`design/flow/config.mk`:
```
export PLATFORM = sky130hd
export DESIGN_NAME = synchro
export DESIGN_NICKNAME = synchro
export VERILOG_FILES = /design/flow/design.v
export SDC_FILE = /design/flow/constraint.sdc
export NUM_CORES = 4
export LEC_CHECK = 0
export CAP_MARGIN = 20
export CORE_MARGIN = 2
export CORE_UTILIZATION = 40
export SLEW_MARGIN = 20
```
`design/flow/constraint.sdc`:
```
create_clock -name core_clock -period 12.5 [get_ports {i_clk}]
set_input_delay 2.5000 -clock core_clock [delete_from_list [all_inputs] [get_ports {i_clk}]]
set_output_delay 2.5000 -clock core_clock [all_outputs]
set_load 0.01 [all_outputs]
```
`design/flow/design.v`:
```
module binary2deg(
	input i_clk,
	input i_rst,
	input i_start,
	input[63:0] i_decimal,
	input[3:0] i_frccnt,
	output[13:0] o_deg,
	output o_finished
	);
enum {IDLE,D2B1,D2B2,SHIFT,B2D,END} state_w,state_r;
logic[13:0] deg_w,deg_r;
logic[21:0] devider_w,devider_r;
logic[34:0] tmp_w,tmp_r;
logic[63:0] decimal_w,decimal_r;
logic[21:0] binary_w,binary_r;
logic[3:0] cnt_w,cnt_r;
logic[3:0] frccnt_w,frccnt_r;
logic finished;
assign o_finished = finished;
assign o_deg = deg_r;
always@(*) begin
	deg_w = deg_r;
	devider_w = devider_r;
	tmp_w = tmp_r;
	decimal_w = decimal_r;
	binary_w = binary_r;
	cnt_w = cnt_r;
	frccnt_w = frccnt_r;
	state_w = state_r;
	finished = 0;
	case(state_r)
		IDLE: begin
			if(i_start) begin
				state_w = D2B1;
				decimal_w = i_decimal;
				frccnt_w = i_frccnt;
				tmp_w = 0;
			end
			else begin
				state_w = state_r;
				decimal_w = 0;
			end
			binary_w = 0;
			devider_w = 22'b101101000000000000000;
			finished = 0;
		end
		D2B1: begin
			if(decimal_r[3:0] < 10) begin
				tmp_w = (tmp_r >> 4)+(tmp_r >> 5)+(tmp_r >> 8)+(tmp_r >> 9)+(tmp_r >> 12)+(tmp_r >> 13)+{18'd0,decimal_r[3:0],13'd0};
				state_w = state_r;
			end
			else begin
				tmp_w = tmp_r;
				state_w = D2B2;
			end
			decimal_w = decimal_r >> 4;
		end
		D2B2: begin
			if(cnt_r == (frccnt_r - 1)) begin
				state_w = SHIFT;
				cnt_w = 0;
			end
			else begin
				state_w = state_r;
				cnt_w = cnt_r + 1;
			end
			tmp_w = (tmp_r >> 4)+(tmp_r >> 5)+(tmp_r >> 8)+(tmp_r >> 9)+(tmp_r >> 12)+(tmp_r >> 13)+{18'd0,decimal_r[3:0],13'd0};
			decimal_w = decimal_r >> 4;
		end
		SHIFT: begin
			tmp_w = (tmp_r << 3) + (tmp_r << 1);
			if(cnt_r == (frccnt_r - 2)) begin
				state_w = B2D;
				binary_w = tmp_w[21:0];
				cnt_w = 0;
			end
			else begin
				state_w = state_r;
				cnt_w = cnt_r + 1;
			end
		end
		B2D: begin
			if(cnt_r == 13) begin
				state_w = END;
				cnt_w = 0;
			end
			else begin
				state_w = state_r;
				cnt_w = cnt_r + 1;
			end
			if(binary_r < devider_r) begin
				deg_w = {deg_r[12:0],1'b0};
				binary_w = binary_r;
			end
			else begin
				deg_w = {deg_r[12:0],1'b1};
				binary_w = binary_r - devider_r;
			end
			devider_w = devider_r >> 1;
			finished = 0;
		end
		END: begin
			finished = 1;
			state_w = IDLE;
		end
	endcase
end
always@(posedge i_clk or negedge i_rst) begin
	if(!i_rst) begin
		devider_r <= 22'b0101101000000000000000;
		binary_r <= 0;
		deg_r <= 0;
		cnt_r <= 0;
		state_r <= IDLE;
		decimal_r <= 64'd0;
		tmp_r <= 35'd0;
		frccnt_r <= 0;
	end
	else begin
		devider_r <= devider_w;
		binary_r <= binary_w;
		deg_r <= deg_w;
		cnt_r <= cnt_w;
		state_r <= state_w;
		decimal_r <= decimal_w;
		tmp_r <= tmp_w;
		frccnt_r <= frccnt_w;
	end
end
endmodule
module synchro(
	input i_clk,
	input i_rst,
	input i_write,
	input[7:0] i_char,
	output o_full,
	output o_check,
	output[14 - 1:0] o_deg
	);
integer i;
enum {IDLE,IDT,DATA,DEG,CHECK} state_w,state_r;
logic[7:0] cnt_w,cnt_r;
logic[7:0] char_w[7:0],char_r[7:0];
logic[2:0] r_w,r_r,w_w,w_r;
logic[7:0] char;
logic[7:0] check_w,check_r;
logic[7:0] checksum_w,checksum_r,tmp;
logic check;
logic[23:0] SI_w,SI_r;
logic[3:0] pos;
enum {INT,FRC} dstate_w,dstate_r;
logic[63:0] decimal_w,decimal_r;
logic[13:0] deg,deg_w,deg_r;
logic[3:0] frccnt_w,frccnt_r;
logic finished;
binary2deg xbinary2deg(.i_clk(i_clk),.i_rst(i_rst),.i_start(check && (pos == 1)),.i_decimal(decimal_r),.i_frccnt(frccnt_r),.o_deg(deg),.o_finished(finished));
assign o_full = ((w_r + 1) == r_r)? 1 : 0;
assign o_check = check;
assign o_deg = deg_r;
always@(*) begin
	for(i = 0; i < 8; i = i + 1) begin
		char_w[i] = char_r[i];
	end
	if(i_write) begin
		w_w = w_r + 1;
		char_w[w_r] = i_char;
	end
	else begin
		w_w = w_r;
	end
	if(w_r != r_r) begin
		char = char_r[r_r];
		r_w = r_r + 1;
	end
	else begin
		char = 0;
		r_w = r_r;
	end
end
always@(*) begin
	pos = 0;
	case(SI_r)
		{"H","D","G"} : begin
			pos = 1;
		end
		{"H","D","T"} : begin
			pos = 1;
		end
	endcase
end
always@(*) begin
	if(finished)
		deg_w = deg;
	else
		deg_w = deg_r;
end
always@(*) begin
	check = 0;
	checksum_w = checksum_r;
	SI_w = SI_r;
	decimal_w = decimal_r;
	tmp = 0;
	frccnt_w = frccnt_r;
	state_w = state_r;
	dstate_w = dstate_r;
	cnt_w = cnt_r;
	check_w = check_r;
	if(w_r != r_r) begin
		case(state_r)
			IDLE: begin
				check_w = 0;
				decimal_w = 0;
				frccnt_w = 0;
				dstate_w = INT;
				if(char == "$") begin
					state_w = IDT;
				end
				else begin
					state_w = state_r;
				end
				cnt_w = 0;
			end
			IDT: begin
				if(cnt_r == 4) begin
					state_w = DATA;
					cnt_w = 0;
					SI_w = (SI_r << 8) + {16'd0,char};
				end
				else if(cnt_r > 1) begin
					state_w = state_r;
					cnt_w = cnt_r + 1;
					SI_w = (SI_r << 8) + {16'd0,char};
				end
				else begin
					state_w = state_r;
					SI_w = SI_r;
					cnt_w = cnt_r + 1;
				end
				check_w = check_r ^ char;
			end
			DATA: begin
				if(char == "*") begin
					state_w = CHECK;
					cnt_w = 0;
					check_w = check_r;
				end
				else if(char == ",") begin
					cnt_w = cnt_r + 1;
					check_w = check_r ^ char;
					if(cnt_r == (pos - 1)) begin
						state_w = DEG;
					end
					else begin
						state_w = state_r;
					end
				end
				else begin
					state_w = state_r;
					cnt_w = cnt_r;
					check_w = check_r ^ char;
				end
			end
			DEG: begin
				tmp = char - "0";
				if(char == ".") begin
					dstate_w = FRC;
					state_w = state_r;
					cnt_w = cnt_r;
					frccnt_w = frccnt_r;
					decimal_w = (decimal_r << 4) + {60'd0,tmp[3:0]};
				end
				else if(char == ",") begin
					dstate_w = INT;
					state_w = DATA;
					cnt_w = cnt_r;
					frccnt_w = frccnt_r;
					decimal_w = decimal_r;
				end
				else begin
					state_w = state_r;
					dstate_w = dstate_r;
					cnt_w = cnt_r;
					decimal_w = (decimal_r << 4) + {60'd0,tmp[3:0]};
					if(dstate_r == FRC) begin
						frccnt_w = frccnt_r;
					end
					else begin
						frccnt_w = frccnt_r + 1;
					end
				end
				check_w = check_r ^ char;
			end
			CHECK: begin
				if(char == 8'hd) begin
					state_w = IDLE;
					cnt_w = 0;
					if(check_r == checksum_r) begin
						check = 1;
					end
					else begin
						check = 0;
					end
				end
				else begin
					if((char > "/") && (char < ":")) begin
						tmp = char - "0";
						checksum_w = cnt_r == 0 ? {tmp[3:0],4'd0} : {checksum_r[7:4],tmp[3:0]};
					end
					else if((char > "@") && (char < "G")) begin
						tmp = char - "A" + 8'd10;
						checksum_w = cnt_r == 0 ? {tmp[3:0],4'd0} : {checksum_r[7:4],tmp[3:0]};
					end
					else begin
						checksum_w = checksum_r;
					end
					cnt_w = cnt_r + 1;
				end
			end
		endcase
	end
	else begin
		state_w = state_r;
		cnt_w = cnt_r;
		checksum_w = checksum_r;
		check_w = check_r;
	end
end
always@(posedge i_clk or negedge i_rst) begin
	if(!i_rst) begin
		state_r <= IDLE;
		dstate_r <= INT;
		cnt_r <= 0;
		deg_r <= 0;
		checksum_r <= 0;
		check_r <= 0;
		SI_r <= 0;
		r_r <= 0;
		w_r <= 0;
		decimal_r <= 0;
		frccnt_r <= 0;
		for(i = 0; i < 8; i = i + 1) begin
			char_r[i] <= 0;
		end
	end
	else begin
		state_r <= state_w;
		dstate_r <= dstate_w;
		cnt_r <= cnt_w;
		deg_r <= deg_w;
		checksum_r <= checksum_w;
		check_r <= check_w;
		SI_r <= SI_w;
		r_r <= r_w;
		w_r <= w_w;
		decimal_r <= decimal_w;
		frccnt_r <= frccnt_w;
		for(i = 0; i < 8; i = i + 1) begin
			char_r[i] <= char_w[i];
		end
	end
end
endmodule
```
`design/flow/run.sh`:
```
#!/bin/bash
# the make line also repeats each setting of config.mk as NAME=value (left out here)
make -C /OpenROAD-flow-scripts/flow DESIGN_CONFIG=/design/flow/config.mk WORK_HOME=/design/flow/orfs CLKGATE_MAP_FILE= finish
```
==> flow_metrics.env, run 1 <==
# physical design summary
export IMPL_run_status="complete, no violations"
export IMPL_finalNetCount=2857
export IMPL_worstPathRequired_ps=10000
export IMPL_timing_final_setup_violations=0
export IMPL_largest_power_group="registers"
export IMPL_cp_data_arrival_time_ps=4640
export IMPL_cellPowerDensity_nw_per_um2=132
export IMPL_max_clock_freq_mhz=140
export IMPL_synth_main_ff_cell="sky130_fd_sc_hd__dfrtp_1"
export IMPL_timing_max_transition_violations_final=0
export IMPL_design_die_area_um2=63700
export IMPL_synth_edff_count=0
export IMPL_cts_root_to_sink_buffers=3
export IMPL_rsz0062_at_grt="false"
export IMPL_post_cts_setup_bufs=0
export IMPL_post_synth_main_logic_family="AND-OR/OR-AND gates"
export IMPL_yosys_top_cells_area="sky130_fd_sc_hd__dfrtp_1 (38%), sky130_fd_sc_hd__ha_1 (7.5%), sky130_fd_sc_hd__fa_1 (6.3%)"
export IMPL_rrSetupSlack_ps=5410
export IMPL_pin_count_of_the_biggest_net_entering_global_routing=158
export IMPL_post_cts_resized_instances=0
export IMPL_worst_ir_drop_vdd_mv=0.135
export IMPL_yosys_area_share_xor_xnor=0.0386
export IMPL_drt_first_pass_iters=9
export IMPL_synth_warnings=4
export IMPL_synthDominantCellAreaShare=0.375
export IMPL_synth_area_um2=24700
export IMPL_pg_seq_mw=1.42
export IMPL_io_pins=27
export IMPL_drv_cap=0
export IMPL_critical_path_top_delay_family="AND-OR/OR-AND gates"
export IMPL_via_count_of_the_first_global_routing_pass=18968
export IMPL_grt_usage=0.187
export IMPL_critPathLaunch="r_r[1]"
export IMPL_crit_reg2reg_capture="xbinary2deg.tmp_r[31]"
export IMPL_postLayoutSetupSlackWorst_ps=5360
export IMPL_core_area_um2=61400
export IMPL_power_switching_mw=1.11
export IMPL_p_int_mw=2.49
export IMPL_num_vias=18990
export IMPL_worst_hold_path_endpoint="xbinary2deg.decimal_r[8]"
export IMPL_async_flop_share=1.00
export IMPL_ctsRootBufferMaster="sky130_fd_sc_hd__clkbuf_16"
export IMPL_timing_critical_path_buf_inv=3
export IMPL_post_drt_via_cell_ratio=5.51
export IMPL_seqPwrFrac=0.396
export IMPL_hp_start="xbinary2deg.decimal_r[12]"
export IMPL_die_w_um=252
export IMPL_post_synth_inst_count=2650
export IMPL_core_rowCount=91
export IMPL_crit_end="o_check"
export IMPL_type_of_element_capturing_the_critical_path="output port"
export IMPL_power_clock_fraction=0.375
export IMPL_worst_slew_margin_rel=0.246
export IMPL_instance_count_on_the_critical_path=13
export IMPL_tool_warnings=47
export IMPL_drc_errors=0
export IMPL_ys_flops=376
export IMPL_globalRoute_totalOverflow=0
export IMPL_post_route_min_period_ps=7140
export IMPL_least_margin_pin_slew_ps=1120
export IMPL_arithmetic_cell_share_of_the_synthesized_area_counting_full_adders_half_adders_and_majority_gates=0.138
export IMPL_die_y_size_um=252
export IMPL_synth_cellmix_compoundShare=0.190
export IMPL_drt_total_wl_um=58900
export IMPL_yosys_stat_area_um2=24700
export IMPL_p_leak_nw=12.6
export IMPL_yosys_stat_cell_total=2650
export IMPL_place_worst_setup_slack_ps=5530
export IMPL_grt_first_pass_wirelength_um=98400
export IMPL_mappedNetlistNets=2887
export IMPL_area_delta_synth_final_pct=10.2
export IMPL_min_delay_path_class="reg2reg"
export IMPL_synth_top_cells_by_count="sky130_fd_sc_hd__dfrtp_1 (370), sky130_fd_sc_hd__nand2_1 (324), sky130_fd_sc_hd__inv_1 (205)"
export IMPL_yosysTopAreaCell="sky130_fd_sc_hd__dfrtp_1"
export IMPL_synth_seq_share=0.382
export IMPL_hold_viol_final=0
export IMPL_numPortBuffers=26
export IMPL_fp_utilization=0.402
export IMPL_cts_htree_levels=2
export IMPL_grt_antenna_before_repair=0
export IMPL_simple_gate_share=0.139
export IMPL_wire_per_inst_um=17.1
export IMPL_ys_sh_mux=0.0605
export IMPL_numCtsBuffers=45
export IMPL_worstHoldPathCells=2
export IMPL_detail_route_antenna_nets=0
export IMPL_fin_skew_ps=18.7
export IMPL_detail_route_iter0_violations=1089
export IMPL_cp_slowest_stage_delay_ps=570
export IMPL_globalplace_congestion=0.892
export IMPL_synthesis_area_per_instance_um2=9.31
export IMPL_clock_sinks=376
export IMPL_worstReg2RegStart="xbinary2deg.tmp_r[5]"
export IMPL_n_antenna_cell=0
export IMPL_reg_clk_slew_reported_paths_ps=60
export IMPL_clock_latency_ps=580
export IMPL_ff2ff_path_depth=26
export IMPL_cp_slowest_cell="sky130_fd_sc_hd__clkdlybuf4s50_1"
export IMPL_pwr_share_comb=0.229
export IMPL_tritoncts_clock_tree="built"
export IMPL_cts_hold_buffers=0
export IMPL_p_comb_mw=0.825
export IMPL_power_switching_fraction=0.308
export IMPL_cp_max_fo=15
export IMPL_finalCritPeriodShare=0.571
export IMPL_crit_path_cell_trace="inv_1 -> ha_1 -> a222oi_1 -> a21oi_1 -> a221oi_1 -> a21oi_1 -> nand2_1 -> inv_1 -> ha_1 -> and4_1 -> nand3b_1 -> nor2b_1 -> clkdlybuf4s50_1"
export IMPL_worst_setup_path_type="reg2out"
export IMPL_worstSetupStartpointType="flip-flop"
export IMPL_place_detailed_hpwl_um=41600
export IMPL_setup_tns_final_ps=0
export IMPL_synth_dominant_cell_count="sky130_fd_sc_hd__dfrtp_1"
export IMPL_synth_distinct_cells=84
export IMPL_power_clock_mw=1.35
stage by stage:
| step | hold WS (ps) | power, mW | utilization | instances | cell area (um^2) |
|---|---|---|---|---|---|
| after floorplan | 449 | 2.03 | - | 2650 | 24700 |
| after global placement | 462 | 2.24 | 0.417 | 3363 | 25600 |
| after detailed placement | 467 | 2.27 | 0.417 | 3363 | 25600 |
| after CTS | 482 | 3.64 | 0.443 | 3446 | 27200 |
| after global routing | 501 | 3.78 | 0.443 | 3446 | 27200 |
| final | 476 | 3.60 | 0.443 | 3446 | 27200 |
per-layer routing:
layer | global-route usage | share of wire | vias to the layer above
met3 | 0.0234 | 0.035 | 92
met5 | 0 | 0 | -
li1 | - | - | 9303
met1 | 0.254 | 0.47 | 9268
met2 | 0.312 | 0.47 | 327
met4 | 0.0598 | 0.028 | 0
layout make-up:
class	count	area, um^2
Fill cell	5884	34200
Multi-Input combinational cell	1944	14000
Sequential cell	376	9420
Clock buffer	70	1380
Tap cell	790	988
Inverter	208	781
Timing Repair Buffer	45	424
Clock inverter	13	171
==> run 2: changes to the inputs <==
Settings changed: CORE_UTILIZATION 40 to 38.
Clock period 12.5 ns to 6.98 ns, I/O delays scaled along.
==> flow_metrics.env, run 2 <==
# physical design summary
export IMPL_run_status="complete, no violations"
export IMPL_cp_max_fo=7
export IMPL_post_synth_main_logic_family="AND-OR/OR-AND gates"
export IMPL_drt_first_pass_iters=5
export IMPL_synth_distinct_cells=84
export IMPL_die_y_size_um=259
export IMPL_detail_route_iter0_violations=1366
export IMPL_worst_ir_drop_vdd_mv=0.229
export IMPL_worst_setup_path_type="reg2reg"
export IMPL_layout_area_comb_um2=14000
export IMPL_tritoncts_clock_tree="built"
export IMPL_cp_data_arrival_time_ps=6940
export IMPL_synthDominantCellAreaShare=0.375
export IMPL_post_drt_via_cell_ratio=5.47
export IMPL_io_pins=27
export IMPL_cp_slowest_cell="sky130_fd_sc_hd__fa_1"
export IMPL_rrSetupSlack_ps=490
export IMPL_power_switching_fraction=0.316
export IMPL_post_cts_setup_bufs=0
export IMPL_core_rowCount=93
export IMPL_worstPathRequired_ps=7430
export IMPL_cp_slowest_stage_delay_ps=520
export IMPL_worstHoldPathCells=2
export IMPL_post_cts_resized_instances=0
export IMPL_least_margin_pin_slew_ps=1080
export IMPL_num_vias=19181
export IMPL_p_int_mw=4.35
export IMPL_post_route_min_period_ps=6490
export IMPL_worstSetupStartpointType="flip-flop"
export IMPL_largest_power_group="registers"
export IMPL_fin_skew_ps=22.7
export IMPL_yosys_area_share_xor_xnor=0.0386
export IMPL_cellPowerDensity_nw_per_um2=234
export IMPL_rsz0062_at_grt="false"
export IMPL_drt_total_wl_um=60000
export IMPL_synth_dominant_cell_count="sky130_fd_sc_hd__dfrtp_1"
export IMPL_grt_usage=0.181
export IMPL_timing_max_transition_violations_final=0
export IMPL_min_delay_path_class="reg2reg"
export IMPL_wire_per_inst_um=17.1
export IMPL_synth_seq_share=0.382
export IMPL_synth_main_ff_cell="sky130_fd_sc_hd__dfrtp_1"
export IMPL_hp_start="xbinary2deg.devider_r[14]"
export IMPL_seqPwrFrac=0.402
export IMPL_yosysTopAreaCell="sky130_fd_sc_hd__dfrtp_1"
export IMPL_pin_count_of_the_biggest_net_entering_global_routing=125
export IMPL_synth_warnings=4
export IMPL_grt_antenna_before_repair=0
export IMPL_type_of_element_capturing_the_critical_path="flip-flop"
export IMPL_worst_slew_margin_rel=0.275
export IMPL_die_w_um=259
export IMPL_pwr_share_comb=0.232
export IMPL_area_sequential_um2=9420
export IMPL_globalplace_congestion=0.896
export IMPL_core_area_um2=64300
export IMPL_drv_cap=0
export IMPL_drc_errors=0
export IMPL_ys_flops=376
export IMPL_finalCritPeriodShare=0.930
export IMPL_worst_hold_path_endpoint="xbinary2deg.devider_r[13]"
export IMPL_globalRoute_totalOverflow=0
export IMPL_ff2ff_path_depth=24
export IMPL_fin_worst_hold_slack_ps=475
export IMPL_yosys_stat_cell_total=2650
export IMPL_via_count_of_the_first_global_routing_pass=19475
export IMPL_finalNetCount=2858
export IMPL_reg_clk_slew_reported_paths_ps=60
export IMPL_grt_first_pass_wirelength_um=101000
export IMPL_cts_htree_levels=2
export IMPL_ys_sh_mux=0.0605
export IMPL_synth_cellmix_compoundShare=0.190
export IMPL_yosys_stat_area_um2=24700
export IMPL_clock_latency_ps=580
export IMPL_synth_area_um2=24700
export IMPL_pg_seq_mw=2.55
export IMPL_p_leak_nw=12.6
export IMPL_numCtsBuffers=44
export IMPL_mappedNetlistNets=2887
export IMPL_synth_top_cells_by_count="sky130_fd_sc_hd__dfrtp_1 (370), sky130_fd_sc_hd__nand2_1 (324), sky130_fd_sc_hd__inv_1 (205)"
export IMPL_fp_utilization=0.383
export IMPL_async_flop_share=1.00
export IMPL_cts_hold_buffers=0
export IMPL_simple_gate_share=0.139
export IMPL_synth_edff_count=0
export IMPL_cts_root_to_sink_buffers=3
export IMPL_detail_route_antenna_nets=0
export IMPL_crit_path_cell_trace="ha_1 -> a21o_1 -> a21oi_1 -> o211ai_1 -> a41o_1 -> o221a_2 -> a21bo_2 -> a21o_1 -> a21oi_1 -> xnor2_1 -> fa_1 -> inv_1 -> fa_1 -> fa_1 -> inv_1 -> ha_1 -> nand2_1 -> nand3_1 -> nor4_1 -> o211ai_1 -> a31oi_1 -> o21a_1 -> xnor2_1 -> a221o_1"
export IMPL_design_die_area_um2=67000
export IMPL_yosys_top_cells_area="sky130_fd_sc_hd__dfrtp_1 (38%), sky130_fd_sc_hd__ha_1 (7.5%), sky130_fd_sc_hd__fa_1 (6.3%)"
export IMPL_n_antenna_cell=0
export IMPL_crit_reg2reg_capture="xbinary2deg.tmp_r[30]"
export IMPL_timing_critical_path_buf_inv=2
export IMPL_power_switching_mw=2.01
export IMPL_power_clock_fraction=0.366
export IMPL_timing_final_setup_violations=0
export IMPL_critPathLaunch="xbinary2deg.tmp_r[5]"
export IMPL_crit_end="xbinary2deg.tmp_r[30]"
export IMPL_numPortBuffers=26
export IMPL_cpMostUsedCell="sky130_fd_sc_hd__fa_1"
export IMPL_ctsRootBufferMaster="sky130_fd_sc_hd__clkbuf_16"
export IMPL_hold_viol_final=0
export IMPL_num_fill_cells=6242
export IMPL_place_detailed_hpwl_um=42000
export IMPL_post_synth_inst_count=2650
export IMPL_instance_count_on_the_critical_path=24
export IMPL_max_clock_freq_mhz=154
export IMPL_area_delta_synth_final_pct=10.3
export IMPL_setup_tns_final_ps=0
export IMPL_tool_warnings=49
export IMPL_p_comb_mw=1.47
export IMPL_clock_sinks=376
export IMPL_worstReg2RegStart="xbinary2deg.tmp_r[5]"
export IMPL_synthesis_area_per_instance_um2=9.31
export IMPL_arithmetic_cell_share_of_the_synthesized_area_counting_full_adders_half_adders_and_majority_gates=0.138
export IMPL_power_clock_mw=2.33
export IMPL_critical_path_top_delay_family="AND-OR/OR-AND gates"
-- run 2: stage by stage --
| stage | cell area (um^2) | power (mW) | utilization | std cells | setup WS (ps) |
|---|---|---|---|---|---|
| after floorplan | 24700 | 3.63 | - | 2650 | 1040 |
| after global placement | 25700 | 4.02 | 0.399 | 3430 | 211 |
| after detailed placement | 25700 | 4.06 | 0.399 | 3430 | 111 |
| after CTS | 27200 | 6.43 | 0.422 | 3508 | 71.6 |
| after global routing | 27200 | 6.68 | 0.423 | 3508 | 6.75 |
| final | 27200 | 6.36 | 0.423 | 3508 | 489 |
-- run 2: per-layer routing --
metal | vias up | GRT usage | routed length (um)
met4 | 0 | 0.0498 | 1210
met3 | 91 | 0.0194 | 1900
met1 | 9502 | 0.251 | 28600
met5 | - | 0 | 0
met2 | 299 | 0.301 | 28300
li1 | 9289 | - | -
-- run 2: cell type report --
class,instances,area share
inverter,208,0.0287
clock inverter,18,0.00745
timing repair buffer,47,0.0161
sequential,376,0.346
tap,855,0.0393
multi-input combinational,1944,0.515
clock buffer,60,0.0468
==> run 3: changes to the inputs <==
Settings changed: CORE_ASPECT_RATIO from default to 1.49, CORE_MARGIN 2 to 10, CORE_UTILIZATION 38 to 17, GPL_TIMING_DRIVEN from default to 1, MAX_ROUTING_LAYER from default to met5, PLACE_DENSITY_LB_ADDON from default to 0.13.
Clock period 6.98 ns to 4.47 ns, I/O delays scaled along.
==> flow_metrics.env, run 3 <==
# physical design summary
export IMPL_run_status="failed layout checks"
export IMPL_failed_checks="negative setup slack"
export IMPL_tool_warnings=44
export IMPL_post_synth_main_logic_family="AND-OR/OR-AND gates"
export IMPL_detail_route_antenna_nets=0
export IMPL_yosys_stat_cell_total=2650
export IMPL_yosysTopAreaCell="sky130_fd_sc_hd__dfrtp_1"
export IMPL_ctsRootBufferMaster="sky130_fd_sc_hd__clkbuf_16"
export IMPL_timing_critical_path_buf_inv=4
export IMPL_drv_cap=0
export IMPL_synth_dominant_cell_count="sky130_fd_sc_hd__dfrtp_1"
export IMPL_die_y_size_um=485
export IMPL_yosys_area_share_xor_xnor=0.0386
export IMPL_arithmetic_cell_share_of_the_synthesized_area_counting_full_adders_half_adders_and_majority_gates=0.138
export IMPL_detail_route_iter0_violations=768
export IMPL_finalNetCount=3158
export IMPL_crit_end="xbinary2deg.tmp_r[31]"
export IMPL_setup_tns_final_ps=-28920
export IMPL_synth_cellmix_compoundShare=0.190
export IMPL_clock_sinks=376
export IMPL_tritoncts_clock_tree="built"
export IMPL_via_count_of_the_first_global_routing_pass=21612
export IMPL_cp_max_fo=6
export IMPL_worst_slew_margin_rel=0.307
export IMPL_cellPowerDensity_nw_per_um2=337
export IMPL_worst_setup_path_type="reg2reg"
export IMPL_synth_area_um2=24700
export IMPL_max_clock_freq_mhz=166
export IMPL_design_die_area_um2=161000
export IMPL_min_delay_path_class="in2async"
export IMPL_cp_slowest_cell="sky130_fd_sc_hd__fa_1"
export IMPL_grt_usage=0.101
export IMPL_fp_utilization=0.171
export IMPL_timing_final_setup_violations=26
export IMPL_core_rowCount=170
export IMPL_drt_total_wl_um=83000
export IMPL_critical_path_top_delay_family="adder cells"
export IMPL_rrSetupSlack_ps=-1550
export IMPL_instance_count_on_the_critical_path=27
export IMPL_die_w_um=332
export IMPL_drt_first_pass_iters=4
export IMPL_worstPathRequired_ps=4950
export IMPL_yosys_stat_area_um2=24700
export IMPL_grt_antenna_before_repair=1
export IMPL_power_switching_fraction=0.328
export IMPL_yosys_top_cells_area="sky130_fd_sc_hd__dfrtp_1 (38%), sky130_fd_sc_hd__ha_1 (7.5%), sky130_fd_sc_hd__fa_1 (6.3%)"
export IMPL_num_fill_cells=15872
export IMPL_hold_viol_final=0
export IMPL_p_comb_mw=2.84
export IMPL_numPortBuffers=26
export IMPL_num_vias=19948
export IMPL_rsz0062_at_grt="true"
export IMPL_critPathLaunch="xbinary2deg.tmp_r[5]"
export IMPL_mappedNetlistNets=2887
export IMPL_drc_errors=0
export IMPL_grtUsageMet3=0.0113
export IMPL_pg_seq_mw=3.95
export IMPL_placed_area_um2=29400
export IMPL_io_pins=27
export IMPL_post_drt_via_cell_ratio=4.11
export IMPL_type_of_element_capturing_the_critical_path="flip-flop"
export IMPL_globalplace_congestion=0.744
export IMPL_power_clock_mw=3.99
export IMPL_postLayoutCellArea_um2=32000
export IMPL_p_leak_nw=14.5
export IMPL_synth_main_ff_cell="sky130_fd_sc_hd__dfrtp_1"
export IMPL_async_flop_share=1.00
export IMPL_wire_per_inst_um=17.1
export IMPL_simple_gate_share=0.139
export IMPL_place_worst_setup_slack_ps=-1620
export IMPL_synth_distinct_cells=84
export IMPL_p_int_mw=7.25
export IMPL_cp_slowest_stage_delay_ps=560
export IMPL_numCtsBuffers=44
export IMPL_synthesis_area_per_instance_um2=9.31
export IMPL_cts_root_to_sink_buffers=3
export IMPL_place_detailed_hpwl_um=61800
export IMPL_fin_skew_ps=39.8
export IMPL_groute_layer_met1_usage=0.113
export IMPL_cp_data_arrival_time_ps=6500
export IMPL_post_synth_inst_count=2650
export IMPL_pwr_share_comb=0.264
export IMPL_crit_reg2reg_capture="xbinary2deg.tmp_r[31]"
export IMPL_reg_clk_slew_reported_paths_ps=60
export IMPL_area_delta_synth_final_pct=29.7
export IMPL_clock_latency_ps=630
export IMPL_globalRouteMet2Util=0.197
export IMPL_worstReg2RegStart="xbinary2deg.tmp_r[5]"
export IMPL_seqPwrFrac=0.366
export IMPL_postLayoutSetupSlackWorst_ps=-1550
export IMPL_finalCritPeriodShare=1.35
export IMPL_ys_flops=376
export IMPL_synth_seq_share=0.382
export IMPL_synthDominantCellAreaShare=0.375
export IMPL_synth_edff_count=0
export IMPL_worstSetupStartpointType="flip-flop"
export IMPL_post_route_min_period_ps=6020
export IMPL_grt_busiest_layer="met2"
export IMPL_ff2ff_path_depth=27
export IMPL_worst_ir_drop_vdd_mv=0.302
export IMPL_synth_warnings=4
export IMPL_synth_top_cells_by_count="sky130_fd_sc_hd__dfrtp_1 (370), sky130_fd_sc_hd__nand2_1 (324), sky130_fd_sc_hd__inv_1 (205)"
export IMPL_cts_htree_levels=2
export IMPL_power_clock_fraction=0.370
export IMPL_least_margin_pin_slew_ps=1040
export IMPL_core_area_um2=144000
export IMPL_power_switching_mw=3.54
export IMPL_ys_sh_mux=0.0605
export IMPL_pin_count_of_the_biggest_net_entering_global_routing=97
export IMPL_globalRoute_totalOverflow=0
export IMPL_cpMostUsedCell="sky130_fd_sc_hd__fa_1"
export IMPL_timing_max_transition_violations_final=0
export IMPL_grt_first_pass_wirelength_um=131000
export IMPL_largest_power_group="the clock network"
run 3: stage by stage:
stage               hold WS, ps  utilization  power, mW  instances
detailed placement          468        0.204       6.83       4741
global placement            469        0.204       6.84       4741
global route                371        0.222       11.4       4849
CTS                         372        0.218       11.0       4833
floorplan                   449            -       5.67       2650
finish                      314        0.222       10.8       4849
run 3: final cells by class:
| type | count | area [um^2] | area share |
|---|---|---|---|
| Inverter | 208 | 782 | 0.0244 |
| Multi-Input combinational cell | 1944 | 15000 | 0.469 |
| Antenna cell | 1 | 2.50 | 0.0000782 |
| Sequential cell | 376 | 9430 | 0.295 |
| Timing Repair Buffer | 347 | 2840 | 0.0888 |
| Clock inverter | 21 | 317 | 0.00989 |
| Tap cell | 1892 | 2370 | 0.0740 |
| Clock buffer | 60 | 1250 | 0.0391 |
run 3: repair_timing:
| action | 4_1_cts | 5_1_grt |
|---|---|---|
| buffers inserted | 11 | 15 |
| pin swaps | 58 | 64 |
| hold buffers | 0 | 0 |
| endpoints found under the setup margin | 29 | 29 |
| gates resized | 80 | 80 |
run 3: layer usage:
metal	vias to the layer above	part of all wire
li1	9873	-
met1	9833	0.41
met2	162	0.55
met3	80	0.019
met4	0	0.025
met5	-	0
==> run 4: changes to the inputs <==
Settings changed: CORE_ASPECT_RATIO 1.49 to default, CORE_MARGIN 10 to 2, CORE_UTILIZATION 17 to 66, CTS_CLUSTER_SIZE from default to 100, GPL_TIMING_DRIVEN 1 to default, MAX_ROUTING_LAYER met5 to default, PLACE_DENSITY from default to 0.37, PLACE_DENSITY_LB_ADDON 0.13 to default.
Clock period 4.47 ns to 9.13 ns, I/O delays scaled along.
==> flow_metrics.env, run 4 <==
# physical design summary
export IMPL_core_rowCount=70
export IMPL_rsz0062_at_grt="false"
export IMPL_globalplace_congestion=0.927
export IMPL_ctsRootBufferMaster="sky130_fd_sc_hd__clkbuf_16"
export IMPL_synth_area_um2=24700
export IMPL_worstHoldPathCells=2
export IMPL_yosys_stat_cell_total=2650
export IMPL_detail_route_iter0_violations=1389
export IMPL_utilization=0.726
export IMPL_detail_route_antenna_nets=0
export IMPL_post_drt_via_cell_ratio=6.26
export IMPL_post_route_min_period_ps=6950
export IMPL_finalNetCount=2855
export IMPL_mappedNetlistNets=2887
export IMPL_seqPwrFrac=0.404
export IMPL_instance_count_on_the_critical_path=26
export IMPL_die_y_size_um=197
export IMPL_pin_count_of_the_biggest_net_entering_global_routing=150
export IMPL_critPathLaunch="xbinary2deg.tmp_r[5]"
export IMPL_synth_seq_share=0.382
export IMPL_clock_latency_ps=580
export IMPL_ys_flops=376
export IMPL_fin_worst_hold_slack_ps=477
export IMPL_arithmetic_cell_share_of_the_synthesized_area_counting_full_adders_half_adders_and_majority_gates=0.138
export IMPL_area_delta_synth_final_pct=8.00
export IMPL_drt_first_pass_iters=5
export IMPL_yosys_area_share_xor_xnor=0.0386
export IMPL_reg_clk_slew_reported_paths_ps=60
export IMPL_power_clock_fraction=0.351
export IMPL_post_synth_inst_count=2650
export IMPL_run_status="complete, no violations"
export IMPL_fin_total_pwr_mw=4.81
export IMPL_min_delay_path_class="reg2reg"
export IMPL_postLayoutSetupSlackWorst_ps=2180
export IMPL_synthesis_area_per_instance_um2=9.31
export IMPL_grt_antenna_before_repair=0
export IMPL_cts_hold_buffers=0
export IMPL_timing_critical_path_buf_inv=3
export IMPL_place_worst_setup_slack_ps=2260
export IMPL_cp_max_fo=7
export IMPL_synth_cellmix_compoundShare=0.190
export IMPL_cts_root_to_sink_buffers=3
export IMPL_max_clock_freq_mhz=144
export IMPL_drv_cap=0
export IMPL_power_switching_fraction=0.316
export IMPL_type_of_element_capturing_the_critical_path="flip-flop"
export IMPL_synth_dominant_cell_count="sky130_fd_sc_hd__dfrtp_1"
export IMPL_drt_total_wl_um=58400
export IMPL_fin_skew_ps=29.2
export IMPL_via_count_of_the_first_global_routing_pass=19657
export IMPL_numPortBuffers=26
export IMPL_placed_area_um2=25200
export IMPL_drc_errors=0
export IMPL_setup_tns_final_ps=0
export IMPL_cp_slowest_stage_delay_ps=530
export IMPL_simple_gate_share=0.139
export IMPL_tool_warnings=48
export IMPL_power_clock_mw=1.69
export IMPL_globalRouteMet2Util=0.522
export IMPL_cp_data_arrival_time_ps=7370
export IMPL_grt_usage=0.310
export IMPL_worst_ir_drop_vdd_mv=0.296
export IMPL_async_flop_share=1.00
export IMPL_crit_reg2reg_capture="xbinary2deg.tmp_r[31]"
export IMPL_p_leak_nw=12.6
export IMPL_hold_viol_final=0
export IMPL_fp_utilization=0.672
export IMPL_postLayoutCellArea_um2=26600
export IMPL_critical_path_top_delay_family="AND-OR/OR-AND gates"
export IMPL_synth_edff_count=0
export IMPL_synth_distinct_cells=84
export IMPL_worst_setup_path_type="reg2reg"
export IMPL_pg_seq_mw=1.94
export IMPL_hp_start="xbinary2deg.decimal_r[32]"
export IMPL_post_synth_main_logic_family="AND-OR/OR-AND gates"
export IMPL_groute_layer_met1_usage=0.414
export IMPL_yosysTopAreaCell="sky130_fd_sc_hd__dfrtp_1"
export IMPL_globalRoute_totalOverflow=0
export IMPL_grtUsageMet3=0.0391
export IMPL_worstSetupStartpointType="flip-flop"
export IMPL_num_fill_cells=2752
export IMPL_post_cts_resized_instances=0
export IMPL_number_of_standard_cells_in_the_layout_taps_in_and_fillers_out=3119
export IMPL_n_antenna_cell=0
export IMPL_p_comb_mw=1.18
export IMPL_finalCritPeriodShare=0.762
export IMPL_clock_sinks=376
export IMPL_largest_power_group="registers"
export IMPL_synth_main_ff_cell="sky130_fd_sc_hd__dfrtp_1"
export IMPL_rrSetupSlack_ps=2180
export IMPL_yosys_stat_area_um2=24700
export IMPL_worstReg2RegStart="xbinary2deg.tmp_r[5]"
export IMPL_grt_first_pass_wirelength_um=97900
export IMPL_least_margin_pin_slew_ps=1130
export IMPL_cellPowerDensity_nw_per_um2=181
export IMPL_synthDominantCellAreaShare=0.375
export IMPL_io_pins=27
export IMPL_ff2ff_path_depth=26
export IMPL_worst_slew_margin_rel=0.242
export IMPL_design_die_area_um2=38900
export IMPL_cpMostUsedCell="sky130_fd_sc_hd__fa_1"
export IMPL_cts_htree_levels=2
export IMPL_timing_final_setup_violations=0
export IMPL_timing_max_transition_violations_final=0
export IMPL_synth_warnings=4
export IMPL_p_int_mw=3.29
export IMPL_power_switching_mw=1.52
export IMPL_post_cts_setup_bufs=0
export IMPL_pwr_share_comb=0.245
export IMPL_wire_per_inst_um=18.7
export IMPL_die_w_um=197
export IMPL_worstPathRequired_ps=9550
export IMPL_tritoncts_clock_tree="built"
export IMPL_place_inst=3042
export IMPL_core_area_um2=36700
export IMPL_grt_busiest_layer="met2"
export IMPL_synth_top_cells_by_count="sky130_fd_sc_hd__dfrtp_1 (370), sky130_fd_sc_hd__nand2_1 (324), sky130_fd_sc_hd__inv_1 (205)"
export IMPL_worst_hold_path_endpoint="xbinary2deg.decimal_r[28]"
export IMPL_cp_slowest_cell="sky130_fd_sc_hd__fa_1"
export IMPL_crit_end="xbinary2deg.tmp_r[31]"
export IMPL_numCtsBuffers=41
export IMPL_yosys_top_cells_area="sky130_fd_sc_hd__dfrtp_1 (38%), sky130_fd_sc_hd__ha_1 (7.5%), sky130_fd_sc_hd__fa_1 (6.3%)"
export IMPL_ys_sh_mux=0.0605
export IMPL_num_vias=19514
export IMPL_place_detailed_hpwl_um=41300
## run 4: area by class of cell
class                      count  area (um^2)  share of cell area
clock inverter                15          225             0.00846
inverter                     208          781              0.0293
multi-input combinational   1944        14000               0.526
sequential                   376         9420               0.354
timing repair buffer          47          455              0.0171
clock buffer                  61         1160              0.0436
tap                          468          586              0.0220
## run 4: metal layers
metal  part of all wire  vias up  routed length (um)
met1               0.44     9638               25500
met3              0.045      127                2640
met4              0.032        0                1870
met5                  0        -                   0
met2               0.49      464               28400
li1                   -     9285                   -
==> run 5: changes to the inputs <==
Settings changed: CORE_UTILIZATION 66 to 52, PLACE_DENSITY 0.37 to default.
Clock period 9.13 ns to 7.11 ns, I/O delays scaled along.
==> flow_metrics.env, run 5 <==
# physical design summary
export IMPL_yosys_stat_cell_total=2650
export IMPL_grt_first_pass_wirelength_um=101000
export IMPL_cp_slowest_stage_delay_ps=520
export IMPL_cp_max_fo=7
export IMPL_synthesis_area_per_instance_um2=9.31
export IMPL_tritoncts_clock_tree="built"
export IMPL_worst_setup_path_type="reg2reg"
export IMPL_pin_count_of_the_biggest_net_entering_global_routing=143
export IMPL_simple_gate_share=0.139
export IMPL_grt_antenna_before_repair=0
export IMPL_core_rowCount=79
export IMPL_finalNetCount=2862
export IMPL_arithmetic_cell_share_of_the_synthesized_area_counting_full_adders_half_adders_and_majority_gates=0.138
export IMPL_run_status="complete, no violations"
export IMPL_yosys_stat_area_um2=24700
export IMPL_timing_max_transition_violations_final=0
export IMPL_grt_usage=0.248
export IMPL_io_pins=27
export IMPL_critPathLaunch="xbinary2deg.tmp_r[5]"
export IMPL_largest_power_group="registers"
export IMPL_core_area_um2=46700
export IMPL_drt_total_wl_um=59800
export IMPL_least_margin_pin_slew_ps=1060
export IMPL_die_y_size_um=222
export IMPL_post_cts_setup_bufs=0
export IMPL_place_detailed_hpwl_um=41600
export IMPL_synth_seq_share=0.382
export IMPL_timing_final_setup_violations=0
export IMPL_fin_worst_hold_slack_ps=474
export IMPL_power_clock_fraction=0.372
export IMPL_pwr_share_comb=0.232
export IMPL_clock_sinks=376
export IMPL_synth_edff_count=0
export IMPL_wire_per_inst_um=18.3
export IMPL_max_clock_freq_mhz=150
export IMPL_drc_errors=0
export IMPL_post_cts_resized_instances=0
export IMPL_post_synth_inst_count=2650
export IMPL_worst_hold_path_endpoint="xbinary2deg.devider_r[9]"
export IMPL_ff2ff_path_depth=26
export IMPL_synthDominantCellAreaShare=0.375
export IMPL_crit_end="xbinary2deg.tmp_r[31]"
export IMPL_globalplace_congestion=0.945
export IMPL_fin_skew_ps=29.9
export IMPL_rrSetupSlack_ps=440
export IMPL_drt_first_pass_iters=6
export IMPL_synth_dominant_cell_count="sky130_fd_sc_hd__dfrtp_1"
export IMPL_min_delay_path_class="reg2reg"
export IMPL_tool_warnings=48
export IMPL_power_switching_fraction=0.308
export IMPL_cpMostUsedCell="sky130_fd_sc_hd__fa_1"
export IMPL_async_flop_share=1.00
export IMPL_mappedNetlistNets=2887
export IMPL_synth_cellmix_compoundShare=0.190
export IMPL_yosys_area_share_xor_xnor=0.0386
export IMPL_instance_count_on_the_critical_path=26
export IMPL_timing_critical_path_buf_inv=3
export IMPL_cp_data_arrival_time_ps=7110
export IMPL_p_leak_nw=12.7
export IMPL_hp_start="xbinary2deg.devider_r[10]"
export IMPL_synth_main_ff_cell="sky130_fd_sc_hd__dfrtp_1"
export IMPL_worstReg2RegStart="xbinary2deg.tmp_r[5]"
export IMPL_numCtsBuffers=43
export IMPL_critical_path_top_delay_family="AND-OR/OR-AND gates"
export IMPL_die_w_um=222
export IMPL_num_vias=19222
export IMPL_numPortBuffers=26
export IMPL_synth_warnings=4
export IMPL_area_delta_synth_final_pct=9.52
export IMPL_yosysTopAreaCell="sky130_fd_sc_hd__dfrtp_1"
export IMPL_ys_flops=376
export IMPL_cellPowerDensity_nw_per_um2=235
export IMPL_power_clock_mw=2.36
export IMPL_ys_sh_mux=0.0605
export IMPL_cts_root_to_sink_buffers=3
export IMPL_pg_seq_mw=2.51
export IMPL_worst_ir_drop_vdd_mv=0.261
export IMPL_hold_viol_final=0
export IMPL_synth_distinct_cells=84
export IMPL_power_switching_mw=1.96
export IMPL_n_antenna_cell=0
export IMPL_synth_area_um2=24700
export IMPL_globalRoute_totalOverflow=0
export IMPL_detail_route_iter0_violations=1477
export IMPL_cts_htree_levels=2
export IMPL_detail_route_antenna_nets=0
export IMPL_rsz0062_at_grt="false"
export IMPL_fp_utilization=0.529
export IMPL_design_die_area_um2=49200
export IMPL_post_synth_main_logic_family="AND-OR/OR-AND gates"
export IMPL_clock_latency_ps=580
export IMPL_cts_hold_buffers=0
export IMPL_via_count_of_the_first_global_routing_pass=19201
export IMPL_worst_slew_margin_rel=0.289
export IMPL_yosys_top_cells_area="sky130_fd_sc_hd__dfrtp_1 (38%), sky130_fd_sc_hd__ha_1 (7.5%), sky130_fd_sc_hd__fa_1 (6.3%)"
export IMPL_reg_clk_slew_reported_paths_ps=60
export IMPL_synth_top_cells_by_count="sky130_fd_sc_hd__dfrtp_1 (370), sky130_fd_sc_hd__nand2_1 (324), sky130_fd_sc_hd__inv_1 (205)"
export IMPL_post_route_min_period_ps=6670
export IMPL_seqPwrFrac=0.396
export IMPL_drv_cap=0
export IMPL_worstSetupStartpointType="flip-flop"
export IMPL_p_int_mw=4.39
export IMPL_finalCritPeriodShare=0.938
export IMPL_crit_reg2reg_capture="xbinary2deg.tmp_r[31]"
export IMPL_post_drt_via_cell_ratio=5.89
export IMPL_worstHoldPathCells=2
export IMPL_type_of_element_capturing_the_critical_path="flip-flop"
export IMPL_cp_slowest_cell="sky130_fd_sc_hd__fa_1"
export IMPL_worstPathRequired_ps=7550
export IMPL_setup_tns_final_ps=0
export IMPL_p_comb_mw=1.47
export IMPL_ctsRootBufferMaster="sky130_fd_sc_hd__clkbuf_16"
-- run 5: area by class of cell --
cell class / count / area [um^2]
timing repair buffer: 52 / 497
inverter: 208 / 781
multi-input combinational: 1944 / 14000
sequential: 376 / 9420
clock buffer: 66 / 1300
tap: 607 / 759
fill: 4173 / 19600
clock inverter: 13 / 233
-- run 5: stage by stage --
step           worst slack, ps  cells  utilization  total power, mW  instance area [um^2]
6_report                   440   3266        0.579             6.35                 27000
5_1_grt                   33.2   3266        0.579             6.65                 27000
4_1_cts                    265   3264        0.578             6.40                 27000
3_5_place_dp               300   3185        0.545             4.01                 25400
3_3_place_gp               484   3185        0.545             3.97                 25400
2_1_floorplan             1170   2650            -             3.57                 24700
-- run 5: per-layer routing --
layer	vias up	wire length, um	part of all wire	GRT usage
met5	-	0	0	0
met4	0	1010	0.017	0.0569
met3	78	2040	0.034	0.0269
met2	346	28700	0.48	0.416
met1	9498	28000	0.47	0.347
li1	9300	-	-	-
==> run 6: changes to the inputs <==
Settings changed: CELL_PAD_IN_SITES_GLOBAL_PLACEMENT from default to 2, CORE_UTILIZATION 52 to 40, CTS_CLUSTER_DIAMETER from default to 185, CTS_CLUSTER_SIZE 100 to default, MAX_ROUTING_LAYER from default to met4.
Clock period 7.11 ns to 10.0 ns, I/O delays scaled along.
==> flow_metrics.env, run 6 <==
# physical design summary
export IMPL_worst_setup_path_type="reg2reg"
export IMPL_run_status="complete, no violations"
export IMPL_place_detailed_hpwl_um=46700
export IMPL_finalNetCount=2866
export IMPL_cts_htree_levels=2
export IMPL_synth_area_um2=24700
export IMPL_post_synth_inst_count=2650
export IMPL_detail_route_antenna_nets=0
export IMPL_yosys_top_cells_area="sky130_fd_sc_hd__dfrtp_1 (38%), sky130_fd_sc_hd__ha_1 (7.5%), sky130_fd_sc_hd__fa_1 (6.3%)"
export IMPL_ys_flops=376
export IMPL_ys_sh_mux=0.0605
export IMPL_worst_slew_margin_rel=0.297
export IMPL_fin_skew_ps=24.0
export IMPL_fin_worst_hold_slack_ps=472
export IMPL_synth_dominant_cell_count="sky130_fd_sc_hd__dfrtp_1"
export IMPL_power_switching_mw=1.44
export IMPL_worstHoldPathCells=2
export IMPL_reg_clk_slew_reported_paths_ps=60
export IMPL_tritoncts_clock_tree="built"
export IMPL_post_drt_via_cell_ratio=5.50
export IMPL_via_count_of_the_first_global_routing_pass=19305
export IMPL_arithmetic_cell_share_of_the_synthesized_area_counting_full_adders_half_adders_and_majority_gates=0.138
export IMPL_numCtsBuffers=45
export IMPL_cp_slowest_cell="sky130_fd_sc_hd__fa_1"
export IMPL_ctsRootBufferMaster="sky130_fd_sc_hd__clkbuf_16"
export IMPL_design_die_area_um2=63700
export IMPL_critical_path_top_delay_family="AND-OR/OR-AND gates"
export IMPL_max_clock_freq_mhz=144
export IMPL_critPathLaunch="xbinary2deg.tmp_r[5]"
export IMPL_drt_total_wl_um=66200
export IMPL_place_worst_setup_slack_ps=3100
export IMPL_mappedNetlistNets=2887
export IMPL_least_margin_pin_slew_ps=1050
export IMPL_timing_final_setup_violations=0
export IMPL_yosys_stat_area_um2=24700
export IMPL_yosys_area_share_xor_xnor=0.0386
export IMPL_power_switching_fraction=0.314
export IMPL_ff2ff_path_depth=26
export IMPL_yosys_stat_cell_total=2650
export IMPL_drv_cap=0
export IMPL_cts_root_to_sink_buffers=3
export IMPL_pwr_share_comb=0.234
export IMPL_cellPowerDensity_nw_per_um2=169
export IMPL_worst_ir_drop_vdd_mv=0.226
export IMPL_synth_seq_share=0.382
export IMPL_instance_count_on_the_critical_path=26
export IMPL_cts_hold_buffers=0
export IMPL_finalCritPeriodShare=0.695
export IMPL_core_area_um2=61400
export IMPL_io_pins=27
export IMPL_clock_sinks=376
export IMPL_power_clock_mw=1.75
export IMPL_globalplace_congestion=0.866
export IMPL_p_leak_nw=12.7
export IMPL_postLayoutSetupSlackWorst_ps=3050
export IMPL_simple_gate_share=0.139
export IMPL_synth_main_ff_cell="sky130_fd_sc_hd__dfrtp_1"
export IMPL_num_vias=18993
export IMPL_drt_first_pass_iters=5
export IMPL_fp_utilization=0.402
export IMPL_die_y_size_um=252
export IMPL_post_cts_resized_instances=0
export IMPL_synth_edff_count=0
export IMPL_async_flop_share=1.00
export IMPL_worst_hold_path_endpoint="xbinary2deg.decimal_r[5]"
export IMPL_number_of_standard_cells_in_the_layout_taps_in_and_fillers_out=3455
export IMPL_crit_end="xbinary2deg.tmp_r[31]"
export IMPL_setup_tns_final_ps=0
export IMPL_timing_max_transition_violations_final=0
export IMPL_worstReg2RegStart="xbinary2deg.tmp_r[5]"
export IMPL_core_rowCount=91
export IMPL_synthDominantCellAreaShare=0.375
export IMPL_synthesis_area_per_instance_um2=9.31
export IMPL_timing_critical_path_buf_inv=3
export IMPL_cpMostUsedCell="sky130_fd_sc_hd__fa_1"
export IMPL_cp_max_fo=7
export IMPL_place_inst=3371
export IMPL_largest_power_group="registers"
export IMPL_type_of_element_capturing_the_critical_path="flip-flop"
export IMPL_utilization=0.444
export IMPL_power_clock_fraction=0.381
export IMPL_pg_seq_mw=1.77
export IMPL_worstSetupStartpointType="flip-flop"
export IMPL_synth_cellmix_compoundShare=0.190
export IMPL_rrSetupSlack_ps=3050
export IMPL_p_int_mw=3.16
export IMPL_yosysTopAreaCell="sky130_fd_sc_hd__dfrtp_1"
export IMPL_cp_data_arrival_time_ps=7380
export IMPL_area_delta_synth_final_pct=10.6
export IMPL_synth_warnings=4
export IMPL_detail_route_iter0_violations=1057
export IMPL_post_synth_main_logic_family="AND-OR/OR-AND gates"
export IMPL_grt_antenna_before_repair=0
export IMPL_post_route_min_period_ps=6950
export IMPL_grt_usage=0.216
export IMPL_drc_errors=0
export IMPL_synth_top_cells_by_count="sky130_fd_sc_hd__dfrtp_1 (370), sky130_fd_sc_hd__nand2_1 (324), sky130_fd_sc_hd__inv_1 (205)"
export IMPL_cp_slowest_stage_delay_ps=530
export IMPL_tool_warnings=45
export IMPL_n_antenna_cell=0
export IMPL_min_delay_path_class="reg2reg"
export IMPL_numPortBuffers=26
export IMPL_globalRoute_totalOverflow=0
export IMPL_p_comb_mw=1.08
export IMPL_crit_reg2reg_capture="xbinary2deg.tmp_r[31]"
export IMPL_pin_count_of_the_biggest_net_entering_global_routing=163
export IMPL_post_cts_setup_bufs=0
export IMPL_seqPwrFrac=0.385
export IMPL_die_w_um=252
export IMPL_hold_viol_final=0
export IMPL_synth_distinct_cells=84
export IMPL_clock_latency_ps=580
export IMPL_wire_per_inst_um=19.2
export IMPL_rsz0062_at_grt="false"
export IMPL_hp_start="xbinary2deg.decimal_r[9]"
export IMPL_grt_first_pass_wirelength_um=108000
export IMPL_worstPathRequired_ps=10440
run 6: cell type report:
type                    instances  area, um^2
fillers                      6011       34100
multi-input cells            1944       14000
flip-flops and latches        376        9420
clock buffers                  61        1250
well taps                     790         988
inverters                     208         781
repair buffers                 54         508
clock inverters                22         320
run 6: stage by stage:
step | area, um^2 | power [mW]
floorplan | 24700 | 2.54
global placement | 25700 | 2.87
detailed placement | 25700 | 2.89
CTS | 27200 | 4.67
global route | 27300 | 4.85
finish | 27300 | 4.60
run 6: routing by layer:
layer,global-route usage,vias to the layer above,share of wire
met2,0.365,228,0.49
met5,-,-,0
met4,0.0489,0,0.021
met1,0.281,9364,0.46
li1,-,9316,-
met3,0.0233,85,0.026
==> run 7: changes to the inputs <==
Settings changed: CAP_MARGIN 20 to 15, CELL_PAD_IN_SITES_GLOBAL_PLACEMENT 2 to default, CORE_UTILIZATION 40 to 70, CTS_CLUSTER_DIAMETER 185 to default, MAX_ROUTING_LAYER met4 to default, SETUP_SLACK_MARGIN from default to 1.3.
Clock period 10.0 ns to 4.73 ns, I/O delays scaled along.
==> flow_metrics.env, run 7 <==
# physical design summary
export IMPL_drc_errors=0
export IMPL_clock_sinks=376
export IMPL_rsz0062_at_grt="true"
export IMPL_globalplace_congestion=0.974
export IMPL_crit_path_cell_trace="ha_1 -> o21ai_0 -> nand2b_1 -> a41o_1 -> o221a_4 -> a211oi_2 -> xnor2_1 -> fa_1 -> inv_1 -> fa_1 -> fa_1 -> inv_2 -> ha_4 -> and3_4 -> o211a_1 -> o2111ai_2 -> or2_4 -> o211ai_1 -> a31oi_1 -> a2111oi_2 -> or3_1 -> o211ai_1"
export IMPL_numPortBuffers=26
export IMPL_grtUsageMet3=0.0718
export IMPL_synth_cellmix_compoundShare=0.190
export IMPL_grt_busiest_layer="met2"
export IMPL_failed_checks="negative setup slack"
export IMPL_mappedNetlistNets=2887
export IMPL_num_fill_cells=1325
export IMPL_worst_ir_drop_vdd_mv=0.814
export IMPL_fin_skew_ps=45.9
export IMPL_yosys_stat_cell_total=2650
export IMPL_p_int_mw=7.35
export IMPL_worstReg2RegStart="xbinary2deg.tmp_r[9]"
export IMPL_cts_htree_levels=2
export IMPL_fin_total_pwr_mw=11.7
export IMPL_utilization=0.908
export IMPL_synth_edff_count=0
export IMPL_place_inst=3238
export IMPL_least_margin_pin_slew_ps=1350
export IMPL_power_clock_mw=3.53
export IMPL_cellPowerDensity_nw_per_um2=371
export IMPL_groute_layer_met1_usage=0.522
export IMPL_async_flop_share=1.00
export IMPL_power_clock_fraction=0.302
export IMPL_crit_end="xbinary2deg.tmp_r[31]"
export IMPL_yosysTopAreaCell="sky130_fd_sc_hd__dfrtp_1"
export IMPL_die_w_um=192
export IMPL_clock_latency_ps=610
export IMPL_place_detailed_hpwl_um=45800
export IMPL_post_drt_via_cell_ratio=7.26
export IMPL_reg_clk_slew_reported_paths_ps=70
export IMPL_grt_usage=0.409
export IMPL_crit_reg2reg_capture="xbinary2deg.tmp_r[31]"
export IMPL_ys_sh_mux=0.0605
export IMPL_synthDominantCellAreaShare=0.375
export IMPL_post_synth_main_logic_family="AND-OR/OR-AND gates"
export IMPL_ff2ff_path_depth=22
export IMPL_hold_viol_final=0
export IMPL_design_die_area_um2=36700
export IMPL_post_route_min_period_ps=6190
export IMPL_critPathLaunch="xbinary2deg.tmp_r[9]"
export IMPL_num_vias=25049
export IMPL_drt_total_wl_um=93400
export IMPL_p_leak_nw=14.9
export IMPL_cp_data_arrival_time_ps=6640
export IMPL_drt_first_pass_iters=10
export IMPL_postLayoutSetupSlackWorst_ps=-1460
export IMPL_grt_first_pass_wirelength_um=119000
export IMPL_area_delta_synth_final_pct=27.5
export IMPL_wire_per_inst_um=27.1
export IMPL_synth_distinct_cells=84
export IMPL_cpMostUsedCell="sky130_fd_sc_hd__fa_1"
export IMPL_grt_antenna_before_repair=1
export IMPL_synthesis_area_per_instance_um2=9.31
export IMPL_seqPwrFrac=0.330
export IMPL_placed_area_um2=27100
export IMPL_post_synth_inst_count=2650
export IMPL_synth_warnings=4
export IMPL_globalRouteMet2Util=0.686
export IMPL_yosys_stat_area_um2=24700
export IMPL_p_comb_mw=4.29
export IMPL_io_pins=27
export IMPL_simple_gate_share=0.139
export IMPL_yosys_top_cells_area="sky130_fd_sc_hd__dfrtp_1 (38%), sky130_fd_sc_hd__ha_1 (7.5%), sky130_fd_sc_hd__fa_1 (6.3%)"
export IMPL_synth_seq_share=0.382
export IMPL_min_delay_path_class="in2async"
export IMPL_worst_slew_margin_rel=0.0853
export IMPL_cp_slowest_stage_delay_ps=530
export IMPL_type_of_element_capturing_the_critical_path="flip-flop"
export IMPL_tool_warnings=48
export IMPL_numCtsBuffers=41
export IMPL_cp_max_fo=5
export IMPL_number_of_standard_cells_in_the_layout_taps_in_and_fillers_out=3449
export IMPL_cts_root_to_sink_buffers=3
export IMPL_rrSetupSlack_ps=-1460
export IMPL_arithmetic_cell_share_of_the_synthesized_area_counting_full_adders_half_adders_and_majority_gates=0.138
export IMPL_setup_tns_final_ps=-26680
export IMPL_via_count_of_the_first_global_routing_pass=22510
export IMPL_power_switching_mw=4.33
export IMPL_run_status="failed layout checks"
export IMPL_synth_main_ff_cell="sky130_fd_sc_hd__dfrtp_1"
export IMPL_core_area_um2=34600
export IMPL_postLayoutCellArea_um2=31500
export IMPL_timing_final_setup_violations=29
export IMPL_pg_seq_mw=3.86
export IMPL_detail_route_iter0_violations=3851
export IMPL_fin_worst_hold_slack_ps=378
export IMPL_tritoncts_clock_tree="built"
export IMPL_max_clock_freq_mhz=161
export IMPL_cp_slowest_cell="sky130_fd_sc_hd__fa_1"
export IMPL_worstSetupStartpointType="flip-flop"
export IMPL_pwr_share_comb=0.367
export IMPL_ys_flops=376
export IMPL_critical_path_top_delay_family="AND-OR/OR-AND gates"
export IMPL_timing_critical_path_buf_inv=2
export IMPL_pin_count_of_the_biggest_net_entering_global_routing=115
export IMPL_place_worst_setup_slack_ps=-1270
export IMPL_synth_top_cells_by_count="sky130_fd_sc_hd__dfrtp_1 (370), sky130_fd_sc_hd__nand2_1 (324), sky130_fd_sc_hd__inv_1 (205)"
export IMPL_finalNetCount=3200
export IMPL_synth_dominant_cell_count="sky130_fd_sc_hd__dfrtp_1"
export IMPL_largest_power_group="combinational cells"
export IMPL_globalRoute_totalOverflow=0
export IMPL_power_switching_fraction=0.370
export IMPL_instance_count_on_the_critical_path=22
export IMPL_drv_cap=0
export IMPL_die_y_size_um=192
export IMPL_timing_max_transition_violations_final=0
export IMPL_core_rowCount=68
export IMPL_worstPathRequired_ps=5180
export IMPL_n_antenna_cell=0
export IMPL_ctsRootBufferMaster="sky130_fd_sc_hd__clkbuf_16"
export IMPL_finalCritPeriodShare=1.31
export IMPL_synth_area_um2=24700
export IMPL_yosys_area_share_xor_xnor=0.0386
export IMPL_worst_setup_path_type="reg2reg"
export IMPL_fp_utilization=0.712
export IMPL_detail_route_antenna_nets=0
[run 7: cell type report]
type	instances	area, um^2	area share
multi-input combinational	1948	15800	0.502
sequential	376	9430	0.300
timing repair buffer	388	3460	0.110
clock buffer	53	1110	0.0354
inverter	208	788	0.0251
tap	455	569	0.0181
clock inverter	21	314	0.00999
[run 7: metal layers]
metal	part of all wire	vias up
met4	0.092	0
met3	0.12	892
met5	0	-
met1	0.34	11757
met2	0.45	2413
li1	-	9987
[run 7: timing repair]
item,CTS,global route
pin swaps,69,125
setup buffers,62,58
cloned,3,14
gates resized,174,264
setup endpoints to repair,220,219
hold buffers,0,0
==> run 8: changes to the inputs <==
Settings changed: ABC_AREA from default to 1, CELL_PAD_IN_SITES_DETAIL_PLACEMENT from default to 2, CELL_PAD_IN_SITES_GLOBAL_PLACEMENT from default to 1, CORE_ASPECT_RATIO from default to 1.65, CORE_MARGIN 2 to 3, CORE_UTILIZATION 70 to 59, CTS_CLUSTER_DIAMETER from default to 352, CTS_CLUSTER_SIZE from default to 77, GPL_TIMING_DRIVEN from default to 0, HOLD_SLACK_MARGIN from default to -0.06, MIN_ROUTING_LAYER from default to met2, PLACE_DENSITY_LB_ADDON from default to 0.22, SETUP_SLACK_MARGIN 1.3 to default, SLEW_MARGIN 20 to 30.
Clock period 4.73 ns to 6.72 ns, I/O delays scaled along.
==> flow_metrics.env, run 8 <==
# implementation run metrics
export IMPL_synth_distinct_cells=56
export IMPL_die_w_um=168
export IMPL_io_pins=27
export IMPL_simple_gate_share=0.213
export IMPL_error="[ERROR DPL-0033] detailed placement checks failed during check placement."
export IMPL_arithmetic_cell_share_of_the_synthesized_area_counting_full_adders_half_adders_and_majority_gates=0.133
export IMPL_mappedNetlistNets=3562
export IMPL_yosys_stat_area_um2=25700
export IMPL_fp_utilization=0.601
export IMPL_ys_sh_mux=0.000828
export IMPL_ys_flops=376
export IMPL_synth_area_um2=25700
export IMPL_synth_cellmix_compoundShare=0.174
export IMPL_numPortBuffers=26
export IMPL_synth_seq_share=0.367
export IMPL_yosysTopAreaCell="sky130_fd_sc_hd__dfrtp_1"
export IMPL_synthDominantCellAreaShare=0.361
export IMPL_core_rowCount=97
export IMPL_design_die_area_um2=46100
export IMPL_synth_dominant_cell_count="sky130_fd_sc_hd__nand2_1"
export IMPL_synth_warnings=4
export IMPL_die_y_size_um=274
export IMPL_failed_stage="detailed placement (3_5_place_dp)"
export IMPL_synthesis_area_per_instance_um2=7.72
export IMPL_yosys_area_share_xor_xnor=0.0269
export IMPL_async_flop_share=1.00
export IMPL_synth_top_cells_by_count="sky130_fd_sc_hd__nand2_1 (912), sky130_fd_sc_hd__inv_1 (431), sky130_fd_sc_hd__dfrtp_1 (370)"
export IMPL_synth_main_ff_cell="sky130_fd_sc_hd__dfrtp_1"
export IMPL_synth_edff_count=0
export IMPL_globalplace_congestion=1.04
export IMPL_post_synth_main_logic_family="simple AND/OR/NAND/NOR gates"
export IMPL_core_area_um2=42700
export IMPL_yosys_top_cells_area="sky130_fd_sc_hd__dfrtp_1 (36%), sky130_fd_sc_hd__nand2_1 (13%), sky130_fd_sc_hd__ha_1 (7.2%)"
export IMPL_yosys_stat_cell_total=3325
export IMPL_run_status="did not finish"
export IMPL_post_synth_inst_count=3325
[run 8: metrics by stage]
step | setup slack, ps | cells | power [mW] | hold WS (ps)
2_1_floorplan | 1810 | 3325 | 3.67 | 442
3_3_place_gp | -11420 | 3895 | 4.09 | 458
Power and IR drop assume default switching activity.
